==> job 6481: inputs <==
## a_filter_approx
module a_filter_approx(
    input [31:0] x_in,
    input clk,
    input [5:0] reset,
    output [31:0] y_out);
    wire [10:0] a1_1;
    wire [10:0] a1_2;
    wire [10:0] a1_3;
    wire [10:0] a1_4;
    wire [10:0] b1;
    assign a1_1 = -11'sd192;
    assign a1_2 = -11'sd1021;
    assign a1_3 = -11'sd928;
    assign a1_4 = -11'sd1010;
    assign b1 = 11'sd307;
    wire [31:0] y_1;
    wire [31:0] y_2;
    wire [31:0] y_3;
    wire [31:0] y_4;
    wire [31:0] y_5;
    fos_exact_v4 first_stage(x_in,a1_4,clk,reset[0],y_1);
    fos_exact_v3 second_stage(y_1,a1_3,b1,clk,reset[1],y_2);
    fos_exact_v2 third_stage(y_2,a1_2,clk,reset[2],y_3);
    fos_exact_v2 fourth_stage(y_3,a1_2,clk,reset[3],y_4);
    fos_exact_v1 fifth_stage(y_4,a1_1,clk,reset[4],y_5);
    fos_exact_v1 sixth_stage(y_5,a1_1,clk,reset[5],y_out);
endmodule
Settings: LEC_CHECK=0, ABC_AREA=1, CAP_MARGIN=20, CORE_ASPECT_RATIO=0.9, CORE_MARGIN=2, CORE_UTILIZATION=72, CTS_CLUSTER_DIAMETER=308, CTS_CLUSTER_SIZE=58, MAX_ROUTING_LAYER=met5, MIN_ROUTING_LAYER=met1, PLACE_DENSITY=0.63, SETUP_SLACK_MARGIN=0.65, SLEW_MARGIN=35; clock period 6.84 ns.
run.sh (not shown) runs the stock make flow with config.mk's settings and CLKGATE_MAP_FILE=.
==> job 6821 (differences from job 6481) <==
ABC_AREA = default   (was 1)
CORE_ASPECT_RATIO = default   (was 0.9)
CORE_UTILIZATION = 43   (was 72)
CTS_CLUSTER_DIAMETER = default   (was 308)
CTS_CLUSTER_SIZE = default   (was 58)
MAX_ROUTING_LAYER = default   (was met5)
MIN_ROUTING_LAYER = default   (was met1)
PLACE_DENSITY = default   (was 0.63)
SETUP_SLACK_MARGIN = default   (was 0.65)
SLEW_MARGIN = 20   (was 35)
==> flow/constraint.sdc (replaced) <==
create_clock -name core_clock -period 9.35 [get_ports {clk}]
set_input_delay 1.8700 -clock core_clock [delete_from_list [all_inputs] [get_ports {clk}]]
set_output_delay 1.8700 -clock core_clock [all_outputs]
set_load 0.01 [all_outputs]
==> job 3598 (differences from job 6481) <==
CORE_ASPECT_RATIO = default   (was 0.9)
CTS_CLUSTER_DIAMETER = 234   (was 308)
CTS_CLUSTER_SIZE = default   (was 58)
MAX_ROUTING_LAYER = default   (was met5)
MIN_ROUTING_LAYER = default   (was met1)
PLACE_DENSITY = default   (was 0.63)
PLACE_DENSITY_LB_ADDON = 0.21   (was default)
SETUP_SLACK_MARGIN = default   (was 0.65)
SLEW_MARGIN = 20   (was 35)
==> flow/constraint.sdc (replaced) <==
create_clock -name core_clock -period 6.61 [get_ports {clk}]
set_input_delay 1.3220 -clock core_clock [delete_from_list [all_inputs] [get_ports {clk}]]
set_output_delay 1.3220 -clock core_clock [all_outputs]
set_load 0.01 [all_outputs]
==> job 7040 (differences from job 6481) <==
ABC_AREA = default   (was 1)
CORE_ASPECT_RATIO = default   (was 0.9)
CORE_UTILIZATION = 17   (was 72)
CTS_CLUSTER_DIAMETER = default   (was 308)
CTS_CLUSTER_SIZE = default   (was 58)
MAX_ROUTING_LAYER = default   (was met5)
MIN_ROUTING_LAYER = default   (was met1)
PLACE_DENSITY = default   (was 0.63)
SETUP_SLACK_MARGIN = default   (was 0.65)
SLEW_MARGIN = 20   (was 35)
==> flow/constraint.sdc (replaced) <==
create_clock -name core_clock -period 14.0 [get_ports {clk}]
set_input_delay 2.8000 -clock core_clock [delete_from_list [all_inputs] [get_ports {clk}]]
set_output_delay 2.8000 -clock core_clock [all_outputs]
set_load 0.01 [all_outputs]
==> comparison <==
Job 6481 aborted during 5_1_grt, error ODB-0269. Job 3598 reached the layout checks and failed them: negative setup slack. Job 7040 completed without violations. Job 6821 passed the timing, design-rule and antenna checks.
Worst setup slack: job 6821 is higher than job 3598 (1.1 ns).
The lowest utilization belongs to job 7040, the highest to job 3598.
Final cell count, highest first: job 7040, job 3598, job 6821.
The lowest register-to-register slack belongs to job 3598, the highest to job 7040.
Clock-buffer cell count: job 7040 < job 6821 < job 3598.
Via count: job 6821 is higher than job 7040 (4.9%).
Of job 7040 and job 6821, job 6821 has the higher worst hold slack (gap 0.0044 ns).

* * *

==> inputs of try-umber <==
a_filter_approx again, from the RTL that the note above started with.
make LEC_CHECK=0 ABC_AREA=0 CAP_MARGIN=20 CORE_MARGIN=2 CORE_UTILIZATION=65 CTS_CLUSTER_SIZE=85 PLACE_DENSITY_LB_ADDON=0.0 SETUP_SLACK_MARGIN=1.55 SLEW_MARGIN=20 TNS_END_PERCENT=5 finish   # period 5.35 ns
==> try-onyx (differences from try-umber) <==
ABC_AREA = not set   (was 0)
CORE_ASPECT_RATIO = 0.92   (was not set)
CORE_UTILIZATION = 72   (was 65)
CTS_CLUSTER_SIZE = 84   (was 85)
PLACE_DENSITY = 0.35   (was not set)
PLACE_DENSITY_LB_ADDON = not set   (was 0.0)
SETUP_SLACK_MARGIN = 2.35   (was 1.55)
TNS_END_PERCENT = not set   (was 5)
==> flow/constraint.sdc (replaced) <==
create_clock -name core_clock -period 7.88 [get_ports {clk}]
set_input_delay 1.5760 -clock core_clock [delete_from_list [all_inputs] [get_ports {clk}]]
set_output_delay 1.5760 -clock core_clock [all_outputs]
set_load 0.01 [all_outputs]
==> flow_metrics.py <==
# Metrics from the implementation run
metrics = {
    "outcome": {
        "outcome": "failed layout checks",
        "failed_checks": "setup timing",
    },
    "placed_design": {
        "placed_cell_area_um2": 53100,
    },
    "die": {
        "initCoreUtil_pct": 65.4,
    },
    "sta": {
        "setup_ws_ns": -1.86,
        "setup_viol": 193,
        "tns_ns": -114.76,
    },
}
Source of the figures above: try-umber

==> flow_metrics.py <==
# Metrics from the implementation run
metrics = {
    "global_routing": {
        "grt_pass1_vias": 35400,
        "grtUsageTotal_pct": 33.2,
    },
    "worst_setup_path": {
        "cp-startpoint": "sixth_stage.Samples_out[12]$_SDFF_PP0_",
    },
    "sta": {
        "setup_ws_ns": 0.256,
        "tns_ns": 0,
    },
    "synth": {
        "aoi_share_pct": 14.4,
        "synth_area_um2": 43800,
    },
    "outcome": {
        "outcome": "timing/DRC/antenna clean",
    },
    "min_path": {
        "hold_depth": 2,
    },
}
Source of the figures above: try-onyx


* * *

==> inputs of build 72 <==
a_filter_approx again, from the RTL that the note above started with.
// a_filter_approx
module a_filter_approx(
    input [31:0] x_in,
    input clk,
    input [5:0] reset,
    output [31:0] y_out);
clock: 5.66 ns
lec_check: 0
cap_margin: 5
cell_pad_in_sites_detail_placement: 2
cell_pad_in_sites_global_placement: 2
core_margin: 2
core_utilization: 49
cts_cluster_size: 56
gpl_routability_driven: 0
gpl_timing_driven: 1
min_routing_layer: met2
place_density_lb_addon: 0.02
slew_margin: 20
==> inputs of trial 61, as changes to build 72 <==
Settings changed: CAP_MARGIN 5 to 20, CELL_PAD_IN_SITES_DETAIL_PLACEMENT 2 to not set, CELL_PAD_IN_SITES_GLOBAL_PLACEMENT 2 to not set, CORE_UTILIZATION 49 to 72, CTS_CLUSTER_SIZE 56 to not set, GPL_ROUTABILITY_DRIVEN 0 to not set, GPL_TIMING_DRIVEN 1 to not set, MIN_ROUTING_LAYER met2 to not set, PLACE_DENSITY set to 0.35, PLACE_DENSITY_LB_ADDON 0.02 to not set, SETUP_SLACK_MARGIN set to 2.31.
==> flow/constraint.sdc (replaced) <==
create_clock -name core_clock -period 7.88 [get_ports {clk}]
set_input_delay 1.5760 -clock core_clock [delete_from_list [all_inputs] [get_ports {clk}]]
set_output_delay 1.5760 -clock core_clock [all_outputs]
set_load 0.01 [all_outputs]
==> inputs of trial 3, as changes to build 72 <==
Settings changed: ABC_AREA set to 1, CAP_MARGIN 5 to 20, CELL_PAD_IN_SITES_DETAIL_PLACEMENT 2 to not set, CELL_PAD_IN_SITES_GLOBAL_PLACEMENT 2 to not set, CORE_UTILIZATION 49 to 65, CTS_CLUSTER_SIZE 56 to 85, GPL_ROUTABILITY_DRIVEN 0 to not set, GPL_TIMING_DRIVEN 1 to not set, MIN_ROUTING_LAYER met2 to not set, PLACE_DENSITY_LB_ADDON 0.02 to not set, SETUP_SLACK_MARGIN set to 1.56.
==> flow/constraint.sdc (replaced) <==
create_clock -name core_clock -period 5.35 [get_ports {clk}]
set_input_delay 1.0700 -clock core_clock [delete_from_list [all_inputs] [get_ports {clk}]]
set_output_delay 1.0700 -clock core_clock [all_outputs]
set_load 0.01 [all_outputs]
==> results <==
Area after synthesis: trial 3 is higher than build 72 (16%). Die area, highest first: build 72, trial 3, trial 61. Trial 3 died in global routing, error GRT-0232. Build 72 aborted during detailed placement (DPL-0033). Trial 61 finished but fails on negative setup slack. Synthesized cell count: build 72 is smaller than trial 3 (28%).

* * *

==> inputs of harbor <==
a_filter_approx again, from the RTL that the note above started with.
==> flow/config.mk <==
export PLATFORM = sky130hd
export DESIGN_NAME = a_filter_approx
export DESIGN_NICKNAME = a_filter_approx
export VERILOG_FILES = /design/flow/design.v
export SDC_FILE = /design/flow/constraint.sdc
export NUM_CORES = 4
export LEC_CHECK = 0
export ABC_AREA = 1
export CAP_MARGIN = 25
export CELL_PAD_IN_SITES_DETAIL_PLACEMENT = 1
export CORE_MARGIN = 2
export CORE_UTILIZATION = 40
export CTS_CLUSTER_DIAMETER = 386
export GPL_ROUTABILITY_DRIVEN = 0
export GPL_TIMING_DRIVEN = 1
export MIN_ROUTING_LAYER = met1
export SETUP_SLACK_MARGIN = 3.09
export SLEW_MARGIN = 20
export TNS_END_PERCENT = 65
==> flow/constraint.sdc <==
create_clock -name core_clock -period 14.5 [get_ports {clk}]
set_input_delay 2.9000 -clock core_clock [delete_from_list [all_inputs] [get_ports {clk}]]
set_output_delay 2.9000 -clock core_clock [all_outputs]
set_load 0.01 [all_outputs]
==> inputs of cedar, as changes to harbor <==
==> flow/config.mk (replaced) <==
export PLATFORM = sky130hd
export DESIGN_NAME = a_filter_approx
export DESIGN_NICKNAME = a_filter_approx
export VERILOG_FILES = /design/flow/design.v
export SDC_FILE = /design/flow/constraint.sdc
export NUM_CORES = 4
export LEC_CHECK = 0
export CAP_MARGIN = 15
export CORE_MARGIN = 2
export CORE_UTILIZATION = 72
export SETUP_SLACK_MARGIN = 1.43
export SLEW_MARGIN = 20
export TNS_END_PERCENT = 10
==> flow/constraint.sdc (replaced) <==
create_clock -name core_clock -period 6.33 [get_ports {clk}]
set_input_delay 1.2660 -clock core_clock [delete_from_list [all_inputs] [get_ports {clk}]]
set_output_delay 1.2660 -clock core_clock [all_outputs]
set_load 0.01 [all_outputs]
==> inputs of sierra, as changes to harbor <==
==> flow/config.mk (replaced) <==
export PLATFORM = sky130hd
export DESIGN_NAME = a_filter_approx
export DESIGN_NICKNAME = a_filter_approx
export VERILOG_FILES = /design/flow/design.v
export SDC_FILE = /design/flow/constraint.sdc
export NUM_CORES = 4
export LEC_CHECK = 0
export CAP_MARGIN = 20
export CORE_MARGIN = 2
export CORE_UTILIZATION = 72
export PLACE_DENSITY = 0.77
export SLEW_MARGIN = 20
==> flow/constraint.sdc (replaced) <==
create_clock -name core_clock -period 7.29 [get_ports {clk}]
set_input_delay 1.4580 -clock core_clock [delete_from_list [all_inputs] [get_ports {clk}]]
set_output_delay 1.4580 -clock core_clock [all_outputs]
set_load 0.01 [all_outputs]
==> qor summary <==
| item | sierra | harbor | cedar |
|---|---|---|---|
| Clk latency late pin | 0.64 ns | 0.65 ns | 0.66 ns |
| Num tapcells | 782 | 1,650 | 782 |
| Nonclk inv count | 944 | 1,516 | 944 |
| Max transition margin | 28.8% | 44.7% | 26.0% |
| Die extent in x | 251 um | 360 um | 251 um |
| Number of antenna violations at the first check in global routing | 1 | 0 | 1 |
| Mi-comb count | 3,489 | 4,872 | 3,489 |
| Number of global-route vias before repair | 34,300 | 49,400 | 37,800 |
| Final worst slack | -0.159 ns | 5.33 ns | -0.949 ns |
| Buffers and inverters on the worst path | 4 | 6 | 4 |
| Tally of non-filler cells in the final layout | 6,034 | 8,777 | 6,259 |
| Result of the run | failed layout checks | complete, no violations | failed layout checks |
| Reasons for failing layout checks | setup timing | - | setup timing |
| Detailed-routed wire length on met2 | 49,100 um | 78,500 um | 62,000 um |
| Sequential cell area share | 22.3% | 19.6% | 20.3% |
| Pre-Place Util | 72.6% | 40.3% | 72.6% |
| Crit path required time | 5.83 ns | 11.60 ns | 5.06 ns |
| Total routing usage reported by global routing | 30.9% | 25.8% | 35.3% |
| Number of standard cells after synthesis | 5,048 | 6,994 | 5,048 |
| Detail Placement HPWL | 75,400 um | 141,000 um | 77,600 um |

* * *

==> v39 <==
a_filter_approx again, from the RTL that the note above started with.
clock: 7.88 ns
lec_check: 0
cap_margin: 20
core_margin: 2
core_utilization: 72
place_density_lb_addon: 0.21
slew_margin: 20
==> v21: changes against v39 <==
--- a/flow/config.mk
+++ b/flow/config.mk
@@ -6,7 +6,9 @@
 export NUM_CORES = 4
 export LEC_CHECK = 0
-export CAP_MARGIN = 20
+export ABC_AREA = 1
+export CAP_MARGIN = 40
 export CORE_MARGIN = 2
 export CORE_UTILIZATION = 72
-export PLACE_DENSITY_LB_ADDON = 0.21
+export HOLD_SLACK_MARGIN = 0.29
+export SETUP_SLACK_MARGIN = -0.42
 export SLEW_MARGIN = 20
==> flow/constraint.sdc (replaced) <==
create_clock -name core_clock -period 5.45 [get_ports {clk}]
set_input_delay 1.0900 -clock core_clock [delete_from_list [all_inputs] [get_ports {clk}]]
set_output_delay 1.0900 -clock core_clock [all_outputs]
set_load 0.01 [all_outputs]
==> qor summary <==
item	v39	v21
Outcome	timing/DRC/antenna clean	stopped before the end
Failing step	-	global routing
Fraction of the yosys area taken by sequential cells	0.249	0.215
Cell count listed in synth_stat.txt	5048	6994
Avg Inst Size Synth	8.67 um^2	7.23 um^2
Top area contributor share	0.249	0.215
Area of the mapped netlist	43800 um^2	50600 um^2
Place WS	0.113 ns	-0.953 ns
Resized Gates After CTS	36	401
Die area	62800 um^2	72400 um^2
Chip Width	251 um	269 um
Total number of placement rows	90	97
Post-detailed-placement cell area	45200 um^2	55400 um^2
Post-Synth Adder-Cell Area	0.317	0.274
Yosys xor share	0.0739	0.0661
Mux share of post-synthesis cell area	0.00120	0

* * *

==> run G: inputs <==
Starting RTL as in the previous note.
Settings: LEC_CHECK=0, CAP_MARGIN=20, CORE_MARGIN=2, CORE_UTILIZATION=72, CTS_CLUSTER_DIAMETER=230, PLACE_DENSITY_LB_ADDON=0.21, SLEW_MARGIN=20; clock period 6.6 ns.
==> inputs of run D, as changes to run G <==
CORE_UTILIZATION = 40   (was 72)
CTS_CLUSTER_DIAMETER = unset   (was 230)
PLACE_DENSITY_LB_ADDON = unset   (was 0.21)
==> flow/constraint.sdc (replaced) <==
create_clock -name core_clock -period 9.35 [get_ports {clk}]
set_input_delay 1.8700 -clock core_clock [delete_from_list [all_inputs] [get_ports {clk}]]
set_output_delay 1.8700 -clock core_clock [all_outputs]
set_load 0.01 [all_outputs]
==> comparison table <==
Antenna Cells: run G 1; run D 0
Status: run G finished with violations; run D timing/DRC/antenna clean
Layout check failures: run G setup timing; run D -
GR Util met1: run G 39.1%; run D 21.4%
Fraction of area in registers: run G 21.3%; run D 22.6%
Hold WS: run G 0.454 ns; run D 0.452 ns
Clock buffer count from CTS: run G 57; run D 66
Router iterations before antenna repair: run G 8; run D 5
Number of instances in the placed design: run G 6,075; run D 6,465
Arrival time worst endpoint: run G 7.64 ns; run D 7.05 ns
Sequential cell area: run G 0.0109 sq mm; run D 0.0109 sq mm
Number of endpoints failing setup at the final stage: run G 43; run D 0
Clock insertion delay at the later pin of the skew report: run G 0.65 ns; run D 0.62 ns
Hold worst-path end: run G second_stage.Samples_in2[25]$_SDFF_PP0_; run D fifth_stage.Samples_in2[9]$_SDFF_PP0_
Terminus of the critical flop-to-flop path: run G sixth_stage.Samples_out[31]$_SDFF_PP0_; run D fifth_stage.Samples_out[31]$_SDFF_PP0_
Gr usage total: run G 33.7%; run D 16.7%
